Setup of run 1:
==> flow/design.v (excerpt) <==
module fft_4(
        input               clk,
        input               rst_n,
        input wire signed [ 15:0]                   x0_real, 
        input wire signed [ 15:0]                   x0_imag,
        input wire signed [ 15:0]                   x1_real,
        input wire signed [ 15:0]                   x1_imag,
        input wire signed [ 15:0]                   x2_real,
        input wire signed [ 15:0]                   x2_imag,
        input wire signed [ 15:0]                   x3_real,
        input wire signed [ 15:0]                   x3_imag,
        output reg signed [ 15:0]                   X0_real,
        output reg signed [ 15:0]                   X0_imag,
        output reg signed [ 15:0]                   X1_real,
        output reg signed [ 15:0]                   X1_imag,            
        output reg signed [ 15:0]                   X2_real,
        output reg signed [ 15:0]                   X2_imag,
        output reg signed [ 15:0]                   X3_real,
        output reg signed [ 15:0]                   X3_imag
    );
parameter W4_0_real = 16'h7FFF; 
parameter W4_0_imag = 16'h0000;
parameter W4_1_real = 16'h0000;
parameter W4_1_imag = 16'h8000; 
parameter W4_2_real = 16'h8000; 
parameter W4_2_imag = 16'h0000; 
parameter W4_3_real = 16'h0000;   
  ...
For scale: roughly 370 flip-flops, ~260 I/O pins.
Settings: LEC_CHECK=0, CAP_MARGIN=20, CORE_MARGIN=2, CORE_UTILIZATION=65, SLEW_MARGIN=20; clock period 2.82 ns.
run.sh (not shown) runs the stock make flow with config.mk's settings and CLKGATE_MAP_FILE=.
Inputs modified between run 1 and run 2:
# run 1
export LEC_CHECK = 0
export CAP_MARGIN = 20
export CORE_MARGIN = 2
export CORE_UTILIZATION = 65
export SLEW_MARGIN = 20
create_clock -name core_clock -period 2.82 [get_ports {clk}]
# run 2
export LEC_CHECK = 0
export CAP_MARGIN = 20
export CORE_MARGIN = 2
export CORE_UTILIZATION = 70
export CTS_CLUSTER_SIZE = 37
export SETUP_SLACK_MARGIN = 0.43
export SLEW_MARGIN = 20
create_clock -name core_clock -period 2.82 [get_ports {clk}]
--- outcome ---
From run 2 to run 1, chip area line of the yosys report did not move at all. Re number of enable-type register cells in the synthesized netlist: no difference whatsoever between run 1 and run 2. Run 2 did not make it past 5_1_grt, where a tool error ended it. Of run 2 and run 1, run 1 shows the lower number of buffers created by CTS, with run 2 above it. Area of the core improves in run 2 relative to run 1. Number of hold buffers added after cts in run 2 is 1 higher than in run 1. Going from run 1 to run 2, the cell total after placement was found to have gone down by 21. Summary of the comparison: post-DP HPWL is higher in run 2, relative to run 1. Lower post-CTS resize count goes to run 1 over run 2. Of run 2 and run 1, the run reporting the lower die area was run 2.
For run 3, these inputs were changed with respect to run 2:
# run 2
export LEC_CHECK = 0
export CAP_MARGIN = 20
export CORE_MARGIN = 2
export CORE_UTILIZATION = 70
export CTS_CLUSTER_SIZE = 37
export SETUP_SLACK_MARGIN = 0.43
export SLEW_MARGIN = 20
create_clock -name core_clock -period 2.82 [get_ports {clk}]
# run 3
export LEC_CHECK = 0
export ABC_AREA = 1
export CAP_MARGIN = 20
export CORE_MARGIN = 2
export CORE_UTILIZATION = 72
export CTS_CLUSTER_DIAMETER = 400
export CTS_CLUSTER_SIZE = 98
export SLEW_MARGIN = 20
create_clock -name core_clock -period 0.948 [get_ports {clk}]
Findings:
Stage in which a tool error killed run 2: 5_1_grt.
As the logs show, run 3 stopped at 4_1_cts after a tool error, so it never reached the end of the flow.
Synthesized cell area (run 2 / run 3): 0.856
Taking run 2 as the reference, in run 3 count of instantiated cells in the yosys netlist rose about 55%, die area now sits higher.
Instance tally after logic synthesis, run 3 vs run 2: up by more than half
For run 4, these inputs were changed with respect to run 3:
# run 3
export LEC_CHECK = 0
export ABC_AREA = 1
export CAP_MARGIN = 20
export CORE_MARGIN = 2
export CORE_UTILIZATION = 72
export CTS_CLUSTER_DIAMETER = 400
export CTS_CLUSTER_SIZE = 98
export SLEW_MARGIN = 20
create_clock -name core_clock -period 0.948 [get_ports {clk}]
# run 4
export LEC_CHECK = 0
export CAP_MARGIN = 20
export CORE_MARGIN = 2
export CORE_UTILIZATION = 65
export CTS_CLUSTER_SIZE = 43
export SLEW_MARGIN = 20
create_clock -name core_clock -period 2.11 [get_ports {clk}]
[summary]
Looking only at weighted congestion at the end of routability-driven global placement, and setting everything else aside, the lower value of run 4 and run 3 goes to run 4.
Run 4 ended with less post-synthesis chip area from yosys than run 3.
Die boundary width on run 4 is down relative to run 3.
The flow ended early for run 4: it failed with a tool error in 5_1_grt.
Compared with run 3, run 4 shows area after synthesis that has gone down by more than 10%.
Re count of distinct cell types in the synthesized netlist: run 3 was lower than run 4.
Average cell area after synthesis in run 4 is about 33% above run 3.
In run 4, initial core utilization is lower than in run 3.
When run 4 is set beside run 3, its number of instances in the synthesized netlist turns out to be 36% smaller.
Input changes introduced in run 5 (baseline for comparison: run 4):
# run 4
export LEC_CHECK = 0
export CAP_MARGIN = 20
export CORE_MARGIN = 2
export CORE_UTILIZATION = 65
export CTS_CLUSTER_SIZE = 43
export SLEW_MARGIN = 20
create_clock -name core_clock -period 2.11 [get_ports {clk}]
# run 5
export LEC_CHECK = 0
export ABC_AREA = 1
export CAP_MARGIN = 20
export CORE_MARGIN = 2
export CORE_UTILIZATION = 72
export CTS_CLUSTER_DIAMETER = 400
export CTS_CLUSTER_SIZE = 98
export SETUP_SLACK_MARGIN = 0.28
export SLEW_MARGIN = 20
export TNS_END_PERCENT = 15
create_clock -name core_clock -period 0.948 [get_ports {clk}]
The total of flip-flops plus latches after synthesis of run 5 and that of run 4 are within noise of each other.
When run 5 is measured against run 4, its post-cts gate resize count turns out 63 higher.
Of run 4 and run 5, the run reporting the higher post-synthesis instance total was run 5.
Run 5: total cell area at the placement stage is 12% higher than what run 4 reported.
Status: run 5 FAILED at 5_1_grt (tool error)
Pre-placement core utilization in run 5 is 6.9 points higher than in run 4
The following lists how run 6 was set up differently from run 5:
# run 5
export LEC_CHECK = 0
export ABC_AREA = 1
export CAP_MARGIN = 20
export CORE_MARGIN = 2
export CORE_UTILIZATION = 72
export CTS_CLUSTER_DIAMETER = 400
export CTS_CLUSTER_SIZE = 98
export SETUP_SLACK_MARGIN = 0.28
export SLEW_MARGIN = 20
export TNS_END_PERCENT = 15
create_clock -name core_clock -period 0.948 [get_ports {clk}]
# run 6
export LEC_CHECK = 0
export CAP_MARGIN = 20
export CORE_MARGIN = 2
export CORE_UTILIZATION = 20
export SLEW_MARGIN = 20
create_clock -name core_clock -period 2.44 [get_ports {clk}]
==> results <==
Complete run, failing final checks: run 6, reason setup timing.
The cell count after placement in run 6 was lower than what run 5 gave.
Summary of the comparison: number of nets at floorplan is lower in run 6, relative to run 5.
The portion of the post-synthesis area used by sequential elements number comes out higher for run 6 vs run 5.
On full die area, run 6 does worse than run 5.
Post-synth design cell area: run 6 and run 5 compared, higher one is run 5

========
Setup of alpha:
The RTL this note starts from:
==> flow/design.v <==
`timescale 1ns / 1ps
module fft_4(
        input               clk,
        input               rst_n,
        input wire signed [ 15:0]                   x0_real, 
        input wire signed [ 15:0]                   x0_imag,
        input wire signed [ 15:0]                   x1_real,
        input wire signed [ 15:0]                   x1_imag,
        input wire signed [ 15:0]                   x2_real,
        input wire signed [ 15:0]                   x2_imag,
        input wire signed [ 15:0]                   x3_real,
        input wire signed [ 15:0]                   x3_imag,
        output reg signed [ 15:0]                   X0_real,
        output reg signed [ 15:0]                   X0_imag,
        output reg signed [ 15:0]                   X1_real,
        output reg signed [ 15:0]                   X1_imag,            
        output reg signed [ 15:0]                   X2_real,
        output reg signed [ 15:0]                   X2_imag,
        output reg signed [ 15:0]                   X3_real,
        output reg signed [ 15:0]                   X3_imag
    );
parameter W4_0_real = 16'h7FFF; 
parameter W4_0_imag = 16'h0000;
parameter W4_1_real = 16'h0000;
parameter W4_1_imag = 16'h8000; 
parameter W4_2_real = 16'h8000; 
parameter W4_2_imag = 16'h0000; 
parameter W4_3_real = 16'h0000;   
parameter W4_3_imag = 16'h7FFF; 
        reg signed [ 15:0]              s0_real;
        reg signed [ 15:0]              s0_imag;
        reg signed [ 15:0]              s1_real;
        reg signed [ 15:0]              s1_imag;
        reg signed [ 15:0]              s2_real;
        reg signed [ 15:0]              s2_imag;
        reg signed [ 15:0]              s3_real;
        reg signed [ 15:0]              s3_imag;
        reg signed [ 15:0]              r0_real;
        reg signed [ 15:0]              r0_imag;
        reg signed [ 15:0]              r1_real;
        reg signed [ 15:0]              r1_imag;
        reg signed [ 15:0]              r2_real;
        reg signed [ 15:0]              r2_imag;
        reg signed [ 15:0]              r3_real;
        reg signed [ 15:0]              r3_imag;       
always @(posedge clk or negedge rst_n) begin
    if(!rst_n)begin
        s0_real     <=      'h0;
        s0_imag     <=      'h0;      
        s1_real     <=      'h0;
        s1_imag     <=      'h0;
        s2_real     <=      'h0;
        s2_imag     <=      'h0;
        s3_real     <=      'h0;
        s3_imag     <=      'h0;
    end
    else begin
        s0_real     <=      x0_real + x1_real;
        s0_imag     <=      x0_imag + x1_imag;
        s1_real     <=      x0_real - x1_real;
        s1_imag     <=      x0_imag - x1_imag;  
        s2_real     <=      x2_real + x3_real;
        s2_imag     <=      x2_imag + x3_imag;
        s3_real     <=      x2_real - x3_real;
        s3_imag     <=      x2_imag - x3_imag;
    end
end
always@(posedge clk or negedge rst_n)begin
    if (!rst_n)begin
        r0_real     <=      'h0;      
        r0_imag     <=      'h0;
        r1_real     <=      'h0;
        r1_imag     <=      'h0;
        r2_real     <=      'h0;
        r2_imag     <=      'h0;
        r3_real     <=      'h0;
        r3_imag     <=      'h0;
    end
    else begin
        r0_real     <=      s0_real + s2_real;
        r0_imag     <=      s0_imag + s2_imag;
        r2_real     <=      s0_real - s2_real;
        r2_imag     <=      s0_imag - s2_imag;
        r1_real     <=      s1_real + s3_imag;
        r1_imag     <=      s1_imag - s3_real;
        r3_real     <=      s1_real - s3_imag;
        r3_imag     <=      s1_imag + s3_real;
    end
end
always@(posedge clk or negedge rst_n)begin
    if (!rst_n)begin
        X0_real    <=       'b0;    
        X0_imag    <=       'b0; 
        X1_real    <=       'b0; 
        X1_imag    <=       'b0; 
        X2_real    <=       'b0; 
        X2_imag    <=       'b0; 
        X3_real    <=       'b0; 
        X3_imag    <=       'b0;
    end
    else begin
        X0_real    <=       r0_real;
        X0_imag    <=       r0_imag;
        X1_real    <=       r1_real;
        X1_imag    <=       r1_imag;
        X2_real    <=       r2_real;
        X2_imag    <=       r2_imag;
        X3_real    <=       r3_real;
        X3_imag    <=       r3_imag;
        end
end
endmodule
export LEC_CHECK = 0
export CAP_MARGIN = 20
export CORE_MARGIN = 10
export CORE_UTILIZATION = 40
export SLEW_MARGIN = 20
export TNS_END_PERCENT = 85
create_clock -name core_clock -period 3.5 [get_ports {clk}]
Setup changes, alpha to beta
-- flow/config.mk --
<<< alpha, line 9
export CORE_MARGIN = 10
export CORE_UTILIZATION = 40
>>> beta, line 9
export CORE_MARGIN = 2
export CORE_UTILIZATION = 66
export CTS_CLUSTER_DIAMETER = 337
export SETUP_SLACK_MARGIN = -0.2
<<< alpha, line 12
export TNS_END_PERCENT = 85
>>> beta, line 14
==> flow/constraint.sdc <==
create_clock -name core_clock -period 2.75 [get_ports {clk}]
set_input_delay 0.5500 -clock core_clock [delete_from_list [all_inputs] [get_ports {clk}]]
set_output_delay 0.5500 -clock core_clock [all_outputs]
set_load 0.01 [all_outputs]
Notes after the runs:
- Complete run, failing final checks: beta, reason setup timing.
- Row fraction of the cycle the final worst path needs: beta higher / alpha lower
- Part of the power in combinational logic in beta is 1.9 points above alpha.
- Between alpha and beta, the flow reports sum of internal, switching and leakage power increasing by more than a quarter.
- Min final worst setup slack across beta and alpha: beta
- alpha -> beta: pin count of the biggest net entering global routing increased by more than 10%
- In beta, the count of hold-fix buffers inserted at cts came out 1 above the value in alpha.
- Clock tree cell share of total cell area, beta and alpha: larger value in alpha
- Of beta and alpha, the higher register share of the cell area belongs to alpha.
- Diff alpha -> beta | wire length | up by a few percent
Modified inputs, gamma compared to beta
-- flow/config.mk --
<<< beta, line 10
export CORE_UTILIZATION = 66
export CTS_CLUSTER_DIAMETER = 337
export SETUP_SLACK_MARGIN = -0.2
>>> gamma, line 10
export CORE_UTILIZATION = 72
export CTS_CLUSTER_SIZE = 14
export HOLD_SLACK_MARGIN = 0.29
export PLACE_DENSITY = 0.79
==> flow/constraint.sdc <==
create_clock -name core_clock -period 2.82 [get_ports {clk}]
set_input_delay 0.5640 -clock core_clock [delete_from_list [all_inputs] [get_ports {clk}]]
set_output_delay 0.5640 -clock core_clock [all_outputs]
set_load 0.01 [all_outputs]
Findings:
- Each of gamma and beta falls short of a clean finish.
- To summarise beta: no stage aborted, but the layout did not pass its checks, failing on setup timing.
- Delta (gamma minus beta): share of cell area taken by flip-flops and latches moved up; largest net degree at the start of global routing moved down; via density per instance moved up; combinational power level; met3 wirelength from detailed routing moved up.

========
== run A ==
RTL: the design.v shown in full above, as it stands there.
clock: 2.97 ns
lec_check: 0
cap_margin: 20
core_margin: 2
core_utilization: 46
slew_margin: 20
Changes in run B relative to run A:
Settings: SETUP_SLACK_MARGIN: unset -> 0.85; CORE_UTILIZATION: 46 -> 70; the clock period (ns, I/O delays scaled along): 2.97 -> 3.29.
Notes after the runs:
- Run B leaves more setup margin than run A.
- Measured against each other, run B and run A differ in global-route usage, the higher figure coming from run B.
- Between run B and run A, number of cells after detailed placement is lower for run B, run A comes in above that.
Input-level comparison between run C and run B:
Settings: changing CORE_UTILIZATION from 70 to 40; removing SETUP_SLACK_MARGIN (formerly 0.85); changing the clock period (ns, I/O delays scaled along) from 3.29 to 3.5.
- Run C: done, clean on timing, DRC and antenna
- Run B finished every step from synthesis to the final layout, and the layout passed the timing, DRC and antenna checks.
- Internal power of the cells (higher): run B
- From run B to run C the numbers moved as follows: total non-filler cell area in the finished layout fell by 4.9%; wire length of the first global-routing pass fell by 16%; internal reg-to-reg setup slack rose by 0.22 ns; worst hold-check slack stayed essentially flat.
- Run C ended up with a higher die extent in x than run B did.
[inputs] run D vs run C
Settings: ABC_AREA newly set to 1; CORE_UTILIZATION changed from 40 to 72; CTS_CLUSTER_SIZE newly set to 99; the clock period (ns, I/O delays scaled along) changed from 3.5 to 2.05.
### Flow results
Per the comparison of run D with run C, final layout net count grew by 1,379, cell area after synthesis picked up an extra about 17%, die area down 19,000 µm², total global routing track utilization shows an increase of 25 points.
Run D finished all stages; layout check result: FAIL, due to negative setup slack.

========
// fft_4: RTL as listed in full above, without the edits since
clock: 1.65 ns
lec_check: 0
cap_margin: 20
core_margin: 2
core_utilization: 65
hold_slack_margin: -0.04
slew_margin: 20
The first run never finished: it broke off in clock tree synthesis (4_1_cts) on DPL-0038.
Change:
- CORE_UTILIZATION: 65 -> 72
- HOLD_SLACK_MARGIN: -0.04 -> unset
- PLACE_DENSITY: unset -> 0.79
- clock period: 1.65 -> 2.82 ns (I/O delays scaled with it)
After rerunning: The changed run finished but fails on setup timing; synthesized cell count does not change; area after synthesis is unchanged; die area shrinks by 9.5%.
Power figures rest on the tool's default switching activity, not on a simulated workload.
